Design SuperBallPickupMasterRotaryChampionDeluxe5, start of the top module:
module SuperBallPickupMasterRotaryChampionDeluxe5(
	input LeftA,
	input LeftB,
	input RightA,
	input RightB,
	input LeftA2,
	input LeftB2,
	input RightA2,
	input RightB2,
	input wire clk,			 
	input wire reset,			 
	output wire [6:0] seg,	 
	output wire [3:0] an,	 
	output wire dp,			 
	output wire [2:0] red,	 
	output wire [2:0] green, 
	output wire [1:0] blue,	 
	output wire hsync,		 
	output wire vsync,			 
	output resetOut
	);
clock: 12.7 ns
lec_check: 0
abc_area: 0
cap_margin: 20
cell_pad_in_sites_global_placement: 3
core_aspect_ratio: 1.35
core_margin: 5
core_utilization: 27
cts_cluster_size: 36
gpl_routability_driven: 0
min_routing_layer: met2
place_density_lb_addon: 0.12
setup_slack_margin: -0.6
slew_margin: 20
tns_end_percent: 90
run.sh (not shown) runs the stock make flow with config.mk's settings and CLKGATE_MAP_FILE=.
The baseline produced a clean layout.
Edit:
Settings changed: ABC_AREA 0 to 1, CELL_PAD_IN_SITES_GLOBAL_PLACEMENT 3 to unset, CORE_ASPECT_RATIO 1.35 to unset, CORE_MARGIN 5 to 2, CORE_UTILIZATION 27 to 72, CTS_CLUSTER_SIZE 36 to unset, GPL_ROUTABILITY_DRIVEN 0 to unset, MIN_ROUTING_LAYER met2 to unset, PLACE_DENSITY_LB_ADDON 0.12 to unset, SETUP_SLACK_MARGIN -0.6 to unset, TNS_END_PERCENT 90 to unset.
Clock period 12.7 ns to 10.4 ns, I/O delays scaled along.
What happened: The new run completed with no timing, DRC or antenna violations. Setup slack degrades by 0.79 ns. Routed wire length decreases by 15%. Clock power came out higher by about 3%. Non-clock buffer count shrinks by 21. Die size fell by 60%. Final cell count came out higher by 4.7%. Final area is higher by 2.9%. Utilization went up by 48 points. Sequential cell count stays the same. Power goes up by 14%. Synthesized cell count came out higher by 35%.
Edit:
Settings changed: PLACE_DENSITY_LB_ADDON set to 0.01, SETUP_SLACK_MARGIN set to 1.47.
Clock period 10.4 ns to 5.63 ns, I/O delays scaled along.
- The changed run finished with timing, DRC and antenna clean
- via count increases by 3.9%
- power is higher by 99%
- critical path depth rose by 1
- routed wire length is higher by 5.3%
Edit:
Settings changed: CTS_CLUSTER_SIZE set to 17, MAX_ROUTING_LAYER set to met4, SETUP_SLACK_MARGIN 1.47 to 0.92.
Routed wire length climbs slightly; fmax climbs by a few percent; die size is unchanged; first-iteration DRC count drops by a few percent; core utilization barely changes.


== job 9732 ==
Starting RTL as in the previous note.
clock: 6.54 ns
lec_check: 0
abc_area: 0
cap_margin: 0
cell_pad_in_sites_detail_placement: 2
cell_pad_in_sites_global_placement: 3
core_aspect_ratio: 0.85
core_margin: 5
core_utilization: 65
cts_cluster_size: 36
gpl_routability_driven: 1
min_routing_layer: met1
place_density_lb_addon: 0.12
setup_slack_margin: -0.24
slew_margin: 15
tns_end_percent: 90
Job 9732 did not finish: a tool error stopped it during global placement without I/O (3_1_place_gp_skip_io).
### job 9732 -> job 2356
==> flow/config.mk <==
export PLATFORM = sky130hd
export DESIGN_NAME = SuperBallPickupMasterRotaryChampionDeluxe5
export DESIGN_NICKNAME = SuperBallPickupMasterRotaryChampionDeluxe5
export VERILOG_FILES = /design/flow/design.v
export SDC_FILE = /design/flow/constraint.sdc
export NUM_CORES = 4
export LEC_CHECK = 0
export CAP_MARGIN = 20
export CORE_MARGIN = 2
export CORE_UTILIZATION = 63
export SLEW_MARGIN = 20
==> flow/constraint.sdc <==
create_clock -name core_clock -period 11.9 [get_ports {clk}]
set_input_delay 2.3800 -clock core_clock [delete_from_list [all_inputs] [get_ports {clk}]]
set_output_delay 2.3800 -clock core_clock [all_outputs]
set_load 0.01 [all_outputs]
[summary]
Job 2356 | stages: all done | timing, DRC, antenna: all pass. Diff job 9732 -> job 2356: post-synthesis share of cell area spent on and-or and or-and gates was more or less identical, number of rows created at floorplan went up by 7, average cell area after synthesis was more or less identical. Taking job 9732 as the reference, in job 2356 chip area estimate from yosys synthesis roughly the same; die extent in x now smaller. Changes observed in job 2356 relative to job 9732: mux share of post-synthesis cell area barely changed; floorplan die height climbed 14 um; starting utilization of the core area dropped 2.0 points. [compare] base=job 9732 new=job 2356: total die area saw a decrease, share of synthesized cell area in and, or, nand and nor gates essentially unchanged.
Relative to job 2356, the following input files were edited for job 4354:
--- a/flow/config.mk
+++ b/flow/config.mk
@@ -9,3 +9,4 @@
 export CORE_MARGIN = 2
-export CORE_UTILIZATION = 63
+export CORE_UTILIZATION = 40
+export SETUP_SLACK_MARGIN = 0.77
 export SLEW_MARGIN = 20
==> flow/constraint.sdc <==
create_clock -name core_clock -period 10.1 [get_ports {clk}]
set_input_delay 2.0200 -clock core_clock [delete_from_list [all_inputs] [get_ports {clk}]]
set_output_delay 2.0200 -clock core_clock [all_outputs]
set_load 0.01 [all_outputs]
## What came out
Half-perimeter wire length of the detailed placement result (higher): job 2356. Compared with job 2356, job 4354 is hungrier on power. Diff job 2356 -> job 4354: routed wire length lost 240 um; count of clock-net buffers in the final layout saw an increase; required time at the worst-slack endpoint fell 1.44 ns; detailed route wirelength on metal3 decreased by about 18% relative to the old numbers. Total setup buffers inserted after CTS came out exactly the same in job 4354 and job 2356. Where leakage power is concerned, job 2356 is better than job 4354. Worst path setup slack after routing (higher): job 2356. NOTE horizontal die dimension job 2356->job 4354 increased by more than a quarter.
What job 7875 does differently from job 4354 at the input level:
--- a/flow/config.mk
+++ b/flow/config.mk
@@ -9,4 +9,5 @@
 export CORE_MARGIN = 2
-export CORE_UTILIZATION = 40
-export SETUP_SLACK_MARGIN = 0.77
+export CORE_UTILIZATION = 66
+export CTS_CLUSTER_SIZE = 25
+export SETUP_SLACK_MARGIN = -0.4
 export SLEW_MARGIN = 20
==> flow/constraint.sdc <==
create_clock -name core_clock -period 8.69 [get_ports {clk}]
set_input_delay 1.7380 -clock core_clock [delete_from_list [all_inputs] [get_ports {clk}]]
set_output_delay 1.7380 -clock core_clock [all_outputs]
set_load 0.01 [all_outputs]
==> results <==
Diff job 7875..job 4354 | net total in the final layout | negligible
Job 7875 vs. job 4354: power climbed 15%; sequential portion of the cell area shows an increase of 0.61 points.
Compared job 7875 against job 4354; total area of sequential cells within noise.
There was hardly any difference in cell area after technology mapping between job 4354 and job 7875.
Per the comparison of job 7875 with job 4354, all-layer global routing usage higher; inserted tap cell count decreased by about 40% relative to the old numbers.
Power and IR drop assume default switching activity.
